==> inputs of job 4256 <==
==> flow/design.v <==
module i2c_master(dout,sda,scl,sda_drv,scl_drv,done,ack_err,busy,clk,rst,din,newd,addr,op);
input clk,rst,op,newd;
input [7:0] din;
input [6:0] addr;
output [7:0] dout;
input sda;
input scl;
output sda_drv;
output scl_drv;
output reg done, ack_err, busy;
parameter sys_freq = 40000000; 
parameter i2c_freq = 100000; 
parameter clk_count4 = sys_freq / i2c_freq;
parameter clk_count1 = clk_count4/4;
reg sda_t, scl_t, scl_en;
reg r_scl;
reg [1:0] pulse;
integer count1;
always @(posedge clk) begin
	if(rst) begin
		pulse <= 0;
		count1 <= 0;
	end
	else if(busy == 0) begin
		pulse <= 0;
		count1 <= 0;
	end
	else if(count1 == clk_count1-1) begin
		pulse <= 1;
		count1 <= count1+1;
	end
	else if(count1 == clk_count1*2-1) begin
		pulse <= 2;
		count1 <= count1+1;
	end
	else if(count1 == clk_count1*3-1) begin
		pulse <= 3;
		count1 <= count1+1;
	end
	else if(count1 == clk_count1*4-1) begin
		pulse <= 0;
		count1 <= 0;
	end
	else begin
		count1 <= count1 + 1;
	end
end
typedef enum logic [3:0]
		  {IDLE = 4'd0, 
		  START = 4'd1, 
		  WRITE_ADD = 4'd2, 
		  ACK_1 = 4'd3, 
		  WRITE_DATA = 4'd4, 
		  ACK_2 = 4'd5, 
		  STOP = 4'd6, 
		  MASTER_NACK = 4'd7,
		  READ_DATA = 4'd8} state_type;
state_type state;
reg [7:0] tx_data, rx_data;
reg [7:0] add;
reg sda_en, r_ack;
reg [3:0] bit_count;
always@(posedge clk) begin
	if(rst) begin
		state <= IDLE;
		bit_count <= 0;
		sda_t <= 0;
		scl_t <= 0;
		scl_en <= 1;
		tx_data <= 0;
		add <= 0;
		ack_err <= 0;
		busy <= 0;
		done <= 0;
		sda_en <= 0;
		r_ack <= 0;
		rx_data <= 0;
		r_scl <= 0;
	end
	else
		case(state) 
			IDLE: begin
				done <= 0;
				if(newd) begin
					state <= START;
					tx_data <= din;
					add <= {addr,op};
					busy <= 1;
					ack_err <= 0;
				end
				else begin
					state <= IDLE;
					tx_data <= 0;
					add <= 0;
					busy <= 0;
					ack_err <= 0;
				end
			end
			START: begin
				sda_en <= 1'b1;
				case(pulse)
					0: begin sda_t <= 1'b1; scl_t <= 1; end
					1: begin sda_t <= 1'b1; scl_t <= 1; end
					2: begin sda_t <= 1'b0; scl_t <= 1; end
					3: begin sda_t <= 1'b0; scl_t <= 1; end
				endcase
				if(count1 == clk_count1*4-1) begin
					sda_en <= 1;
					state <= WRITE_ADD;
					scl_t <= 0;
				end
				else begin
					state <= START;
				end
			end 
			WRITE_ADD: begin
				if(bit_count<=7) begin
					case(pulse) 
					0: begin scl_t <= 0; sda_t <= 1'b0; end
					1: begin scl_t <= 0; sda_t <= add[7-bit_count]; end
					2: begin scl_t <= 1;  end
					3: begin scl_t <= 1;  end
					endcase
					if(count1 == clk_count1*4-1) begin
						bit_count <= bit_count + 1;
						scl_t <= 0;
						state <= WRITE_ADD;
					end
					else begin
						state <= WRITE_ADD;
					end
				end
				else begin
					bit_count <= 0;
					state <= ACK_1;
					scl_t <= 0;
					sda_en <= 0;
				end
			end
			ACK_1: begin
				sda_en <= 0;
				case(pulse) 
					0: begin 
						scl_en <= 0;  
						if(count1 == 20)
							r_scl <= scl;
						else 	
							r_scl <= r_scl;
					end
					1: begin 
						scl_en <= 1;
						sda_t<= 1'b0; r_ack <= sda;
						scl_t <= (r_scl == 1'b1) ? 1'b0: 1'b0;
					end
					2: begin 
						scl_en <= 1;
						scl_t <= (r_scl == 1'b1) ? 1'b1: 1'b0;
					end
					3: begin 
						scl_en <= 1;
						scl_t <= (r_scl == 1'b1) ? 1'b1: 1'b0;
					end
				endcase
				if(count1 == clk_count1*4-1) begin
					if(r_scl == 1'b0) 
						state <= ACK_1;
					else if(r_ack == 0 && add[0] == 0) begin
						state <= WRITE_DATA;
						sda_en <= 1;
						scl_t <= 0;
						bit_count <= 0;
					end
					else if(r_ack == 0 && add[0] == 1) begin
						state <= READ_DATA;
						sda_en <= 0;
						scl_t <= 0;
						bit_count <= 0;
					end
					else begin
						state <= STOP;
						sda_en <= 1;
						ack_err <= 1;
					end
				end
				else begin
					state <= ACK_1;
				end
			end
			WRITE_DATA: begin
				sda_en <= 1'b1;
				if(bit_count <= 7) begin
					case(pulse) 
						0: begin scl_t <= 0; sda_t <= 1'b0; end
						1: begin scl_t <= 0; sda_t <= tx_data[7-bit_count]; end
						2: begin scl_t <= 1;  end
						3: begin scl_t <= 1;  end
					endcase
					if(count1 == clk_count1*4-1) begin
						bit_count <= bit_count + 1;
						state <= WRITE_DATA;
						scl_t <= 0;
					end
					else 
						state <= WRITE_DATA;
				end
				else begin
					state <= ACK_2;
					bit_count <= 0;
					sda_en <= 0;
				end
			end
			READ_DATA: begin
				sda_en <= 0;
				if(bit_count <= 7) begin
					case(pulse) 
						0: begin scl_t <= 0; sda_t <= 1'b0; end
						1: begin scl_t <= 0; sda_t <= 1'b0;end
						2: begin scl_t <= 1; rx_data <= (count1 == 200)?{rx_data[6:0],sda}: rx_data; end
						3: begin scl_t <= 1;  end
					endcase
					if(count1 == clk_count1*4-1) begin
						bit_count <= bit_count + 1;
						state <= READ_DATA;
						scl_t <= 0;
					end
					else 
						state <= READ_DATA;
				end
				else begin
					state <= MASTER_NACK;
					bit_count <= 0;
					sda_en <= 1;
				end
			end
			ACK_2: begin
				sda_en <= 0;
				case(pulse) 
					0: begin scl_t <= 0; sda_t <= 1'b0; end
					1: begin scl_t <= 0; sda_t <= 1'b0;end
					2: begin scl_t <= 1; sda_t<= 1'b0; r_ack <= 0; end
					3: begin scl_t <= 1;  end
				endcase
				if(count1 == clk_count1*4-1) begin
					scl_t <= 1;
					sda_t <= 0;
					if(r_ack == 0) begin
						state <= STOP;
						sda_en <= 1;
					end
					else begin
						state <= STOP;
						sda_en <= 1;
						ack_err <= 1;
					end
				end
				else begin
					state <= ACK_2;
				end
			end
			MASTER_NACK: begin
				sda_en <= 1;
				case(pulse) 
					0: begin scl_t <= 0; sda_t <= 1'b1; end
					1: begin scl_t <= 0; sda_t <= 1'b1; end
					2: begin scl_t <= 1; sda_t <= 1'b1; end
					3: begin scl_t <= 1; sda_t <= 1'b1; end
				endcase
				if(count1== clk_count1*4-1) begin
					scl_t <= 1;
					sda_t <= 0;
					state <= STOP;
				end
				else 
					state <= MASTER_NACK;
			end
			STOP: begin
				case(pulse) 
					0: begin scl_t <= 1; sda_t <= 1'b0; end
					1: begin scl_t <= 1; sda_t <= 1'b0; end
					2: begin scl_t <= 1; sda_t <= 1'b1; end
					3: begin scl_t <= 1; sda_t <= 1'b1; end
				endcase
				if(count1== clk_count1*4-1) begin
					state <= IDLE;
					done <= 1;
					busy <= 0;
					sda_en <= 1;
					scl_t <= 0;
				end
				else 
					state <= STOP;
			end
		endcase
end
assign sda_drv = (sda_en)?(sda_t==1'b0)?1'b0:1'b1:1'b1;
assign scl_drv = (scl_en==1'b1) ? scl_t : 1'b1;
assign dout = rx_data;
endmodule
module i2c_Slave(scl,sda,sda_drv,scl_drv,ack_err,clk,rst,stretch,done);
input scl,clk,rst,stretch;
input sda;
output sda_drv, scl_drv;
output reg done,ack_err;
reg sda_en,sda_t,scl_t,scl_en;
parameter sys_freq = 40000000;
parameter i2c_freq = 100000;  
parameter clk_count4 = sys_freq/i2c_freq;
parameter clk_count1 = clk_count4/4;
integer count1,i;
reg [1:0] pulse;
reg [7:0] mem[128];
reg busy;
reg [7:0] din,dout;
reg r_mem,w_mem;
reg [6:0] addr;
reg [7:0] r_addr;
always@(posedge clk) begin
	if(rst) begin
		for(i = 0;i<128;i=i+1) 
			mem[i] <= i;
		dout <= 8'b0;
	end
	else if(r_mem == 1'b1)
		dout <= mem[addr];
	else if(w_mem == 1'b1)
		mem[addr] <= din;
end
always@(posedge clk) begin
	if(rst) begin
		pulse <= 0;
		count1 <= 0;
	end
	else if(busy == 1'b0) begin
		pulse <= 2;
		count1 <= 202;
	end
	else if(count1 == clk_count1-1)begin
		pulse <= 1;
		count1 <= count1 + 1;
    end
	else if(count1 == clk_count1*2-1)begin
		pulse <= 2;
		count1 <= count1 + 1;
    end
	else if(count1 == clk_count1*3-1)begin
		pulse <= 3;
		count1 <= count1 + 1;
    end
	else if(count1 == clk_count1*4-1) begin
		pulse <= 0;
		count1 <= 0;
	end
	else begin
		count1 <= count1 + 1;
	end
end
typedef enum logic [3:0] {idle = 0, read_addr = 1, send_ack1 = 2, send_data = 3, master_ack = 4, read_data = 5, send_ack2 = 6, wait_p = 7, detect_stop = 8,wait_stretch = 9} state_type;
state_type state;
reg [3:0] bitcnt;
reg r_ack;
always@(posedge clk) begin
	if(rst) begin
		state <= idle;
		bitcnt <= 0;
		busy <= 0;
		din <= 8'd0;
		done <= 0;
		ack_err <= 0;
		sda_en <= 0;
		sda_t <= 0;
		r_mem <= 0;
		r_addr <= 0;
		addr <= 0;
		scl_t <= 0;
		scl_en <= 0;
		w_mem <= 0;
		r_ack <= 0;
	end
	else begin
		case(state) 
			idle: begin
				done <= 0;
				sda_en <= 1'b0;
				scl_en <= 0;
				if(sda == 1'b0 && scl == 1'b1) begin
					state <= wait_p;
					busy <= 1;
				end
				else 
					state <= idle;
			end
			wait_p: begin
				if(pulse == 2'b11 && count1 == 399) begin
					state <= read_addr;
				end
				else 
					state <= wait_p;
			end
			read_addr: begin
				sda_en <= 0;
				if(bitcnt <= 7) begin
					case(pulse)
						0: begin end
						1: begin end
						2: begin r_addr <= (count1==200)?{r_addr[6:0],sda}:r_addr; end
						3: begin end
					endcase
					if(count1 == clk_count1*4-1) begin
						bitcnt <= bitcnt + 1;
						state <= read_addr;
					end
					else 
						state <= read_addr;
			     end
					else begin
						if(stretch == 1'b1) begin
							state <= wait_stretch;
							bitcnt <= 0;
							scl_en <= 1;
							addr <= r_addr[7:1];
						end
						else begin
							state <= send_ack1;
							bitcnt <= 0;
							sda_en <= 1;
							scl_en <= 0;
							addr <= r_addr[7:1];
						end
					end
			end
			wait_stretch: begin
				case(pulse) 
					0: begin 
						scl_en <= 1;
						scl_t <= 0;
					end
					1: begin 
					   scl_en <= 1;
					   scl_t <= 0;
					 end
					2: begin scl_en <= 0;end
					3: begin end
				endcase
				if(count1 == clk_count1*4-1) begin
						if(stretch == 1'b1)
							state <= wait_stretch;
						else begin
							state <= send_ack1;
							scl_en <= 1'b0;
							sda_en <= 1'b1;
						end
					end
					else 
					   state <= wait_stretch;
			end
			send_ack1: begin
				sda_en <= 1;
				case(pulse)
					0: begin sda_t <= 0; scl_en <= 1; scl_t <= 1; end
					1: begin scl_en <= 0; end
					2: begin end
					3: begin end
				endcase
				if(count1 == clk_count1*4-1) begin
					if(r_addr[0] == 1'b0) begin
						state <= read_data;
						r_mem <= 1'b0;
					end
					else begin
						state <= send_data;
						r_mem <= 1'b1;
					end
				end
				else 
					state <= send_ack1;
			end
			send_data: begin
				sda_en <= 1;
				if(bitcnt <= 7) begin
					r_mem <= 0;
					case(pulse)
					0: begin end
					1: begin sda_t <= (count1==100)?dout[7-bitcnt] : sda_t; end
					2: begin end
					3: begin end
					endcase
					if(count1 == clk_count1*4-1) begin
						bitcnt<= bitcnt + 1;
						state <= send_data;
					end
					else begin
						state <= send_data;
					end
				end
				else begin
					state <= master_ack;
					bitcnt <= 0;
					sda_en <= 0;
				end
			end
			read_data: begin
				sda_en <= 0;
				if(bitcnt<= 7) begin
					case(pulse)
					0: begin end
					1: begin end
					2: begin din <=(count1==200)?{din[6:0],sda}:din; end
					3: begin end
					endcase
					if(count1 == clk_count1*4-1) begin
						state<= read_data;
						bitcnt <= bitcnt + 1;
					end
					else	
						state <= read_data;
				end
				else begin
					state <= send_ack2;
					bitcnt <= 0;
					sda_en <= 1;
					w_mem <= 1;
				end
			end
			send_ack2: begin
			sda_en <= 1;
				case(pulse)
					0: begin sda_t <= 0; end
					1: begin w_mem <= 0; end
					2: begin end
					3: begin end
				endcase
				if(count1 == clk_count1*4-1) begin
					state <= detect_stop;
					sda_en <= 0;
				end
				else 
					state <= send_ack2;
			end
			master_ack: begin
				case(pulse)
					0: begin end
					1: begin end
					2: begin r_ack <=(count1==200)?sda:r_ack; end
					3: begin end
				endcase
				if(count1 == clk_count1*4-1) begin
					if(r_ack == 1'b1) begin
						state <= detect_stop;
						sda_en <= 0;
						ack_err <= 1;
					end
					else begin
						state <= detect_stop;
						sda_en <= 0;
						ack_err <= 0;
					end
				end
				else 
					state <= master_ack;
			end
			detect_stop: begin
				sda_en <= 0;
				if(count1 == 399 && pulse == 2'b11) begin
					state <= idle;
					done <= 1;
					busy <= 0;
				end
				else 
					state <= detect_stop;
			end
			default: state <= idle;
		endcase
	end
end
assign sda_drv = (sda_en==1'b1)?sda_t:1'b1;
assign scl_drv = (scl_en == 1'b1) ? scl_t: 1'b1;
endmodule
`timescale 1ns / 1ps
module i2c_top(
input clk, rst, newd, op, stretch,
input [6:0] addr,
input [7:0] din,
output [7:0] dout,
output busy,ack_err,
output done,
output sda, scl
);
wire ack_errm, ack_errs;
wire sda_m, scl_m, sda_s, scl_s;
i2c_master master (dout,sda,scl,sda_m,scl_m,done,ack_errm,busy,clk,rst,din,newd,addr,op);
i2c_Slave slave (.clk(clk),.rst(rst),.stretch(stretch),.sda(sda),.scl(scl),.sda_drv(sda_s),.scl_drv(scl_s),.ack_err(ack_errs),.done() );
assign sda = sda_m & sda_s;
assign scl = scl_m & scl_s;
assign ack_err = ack_errs | ack_errm;
endmodule
==> flow/run.sh <==
#!/bin/bash
# the make line also repeats each setting of config.mk as NAME=value (left out here)
make -C /OpenROAD-flow-scripts/flow DESIGN_CONFIG=/design/flow/config.mk WORK_HOME=/design/flow/orfs CLKGATE_MAP_FILE= finish
==> flow/config.mk <==
export PLATFORM = sky130hd
export DESIGN_NAME = i2c_top
export DESIGN_NICKNAME = i2c_top
export VERILOG_FILES = /design/flow/design.v
export SDC_FILE = /design/flow/constraint.sdc
export NUM_CORES = 4
export LEC_CHECK = 0
export ABC_AREA = 1
export CAP_MARGIN = 30
export CELL_PAD_IN_SITES_DETAIL_PLACEMENT = 1
export CORE_ASPECT_RATIO = 0.78
export CORE_MARGIN = 5
export CORE_UTILIZATION = 43
export CTS_CLUSTER_SIZE = 23
export GPL_ROUTABILITY_DRIVEN = 0
export GPL_TIMING_DRIVEN = 0
export MAX_ROUTING_LAYER = met4
export MIN_ROUTING_LAYER = met2
export PLACE_DENSITY_LB_ADDON = 0.14
export SETUP_SLACK_MARGIN = 1.06
export SLEW_MARGIN = 30
==> flow/constraint.sdc <==
create_clock -name core_clock -period 9.22 [get_ports {clk}]
set_input_delay 1.8440 -clock core_clock [delete_from_list [all_inputs] [get_ports {clk}]]
set_output_delay 1.8440 -clock core_clock [all_outputs]
set_load 0.01 [all_outputs]
==> job 5292: changes against job 4256 <==
- ABC_AREA: 1 -> unset
- CAP_MARGIN: 30 -> 20
- CELL_PAD_IN_SITES_DETAIL_PLACEMENT: 1 -> unset
- CORE_ASPECT_RATIO: 0.78 -> unset
- CORE_MARGIN: 5 -> 2
- CORE_UTILIZATION: 43 -> 70
- CTS_CLUSTER_DIAMETER: unset -> 349
- CTS_CLUSTER_SIZE: 23 -> 25
- GPL_ROUTABILITY_DRIVEN: 0 -> unset
- GPL_TIMING_DRIVEN: 0 -> unset
- MAX_ROUTING_LAYER: met4 -> unset
- MIN_ROUTING_LAYER: met2 -> unset
- PLACE_DENSITY_LB_ADDON: 0.14 -> unset
- SETUP_SLACK_MARGIN: 1.06 -> unset
- SLEW_MARGIN: 30 -> 20
==> flow/constraint.sdc (replaced) <==
create_clock -name core_clock -period 6.38 [get_ports {clk}]
set_input_delay 1.2760 -clock core_clock [delete_from_list [all_inputs] [get_ports {clk}]]
set_output_delay 1.2760 -clock core_clock [all_outputs]
set_load 0.01 [all_outputs]
==> results <==
Area of the core: job 5292 0.07900 mm²; job 4256 0.1324 mm²
Number of rows in the core area: job 5292 103; job 4256 118
Result of the run: job 5292 timing/DRC/antenna clean; job 4256 stopped before the end
Stage where the flow stopped: job 5292 -; job 4256 5_1_grt
Die Footprint: job 5292 0.08215 mm²; job 4256 0.1406 mm²
Post-place instance area: job 5292 0.05688 mm²; job 4256 0.06006 mm²
Floorplan core density: job 5292 70.77%; job 4256 43.22%
Count of different cell masters after synthesis: job 5292 87; job 4256 54
Number of buffers created by CTS: job 5292 53; job 4256 131
Net count of the mapped netlist: job 5292 4582; job 4256 6789
Total half-perimeter wirelength after legalization and detailed placement: job 5292 105.7 mm; job 4256 189.3 mm
Synth Area per Inst: job 5292 12.27 µm²; job 4256 8.464 µm²
Synthesized cell area: job 5292 0.05591 mm²; job 4256 0.05724 mm²
Multiplexer share: job 5292 8.336%; job 4256 0%
Yosys simple share: job 5292 17.35%; job 4256 30.20%
Instance count after placement with tap cells included: job 5292 5269; job 4256 8549
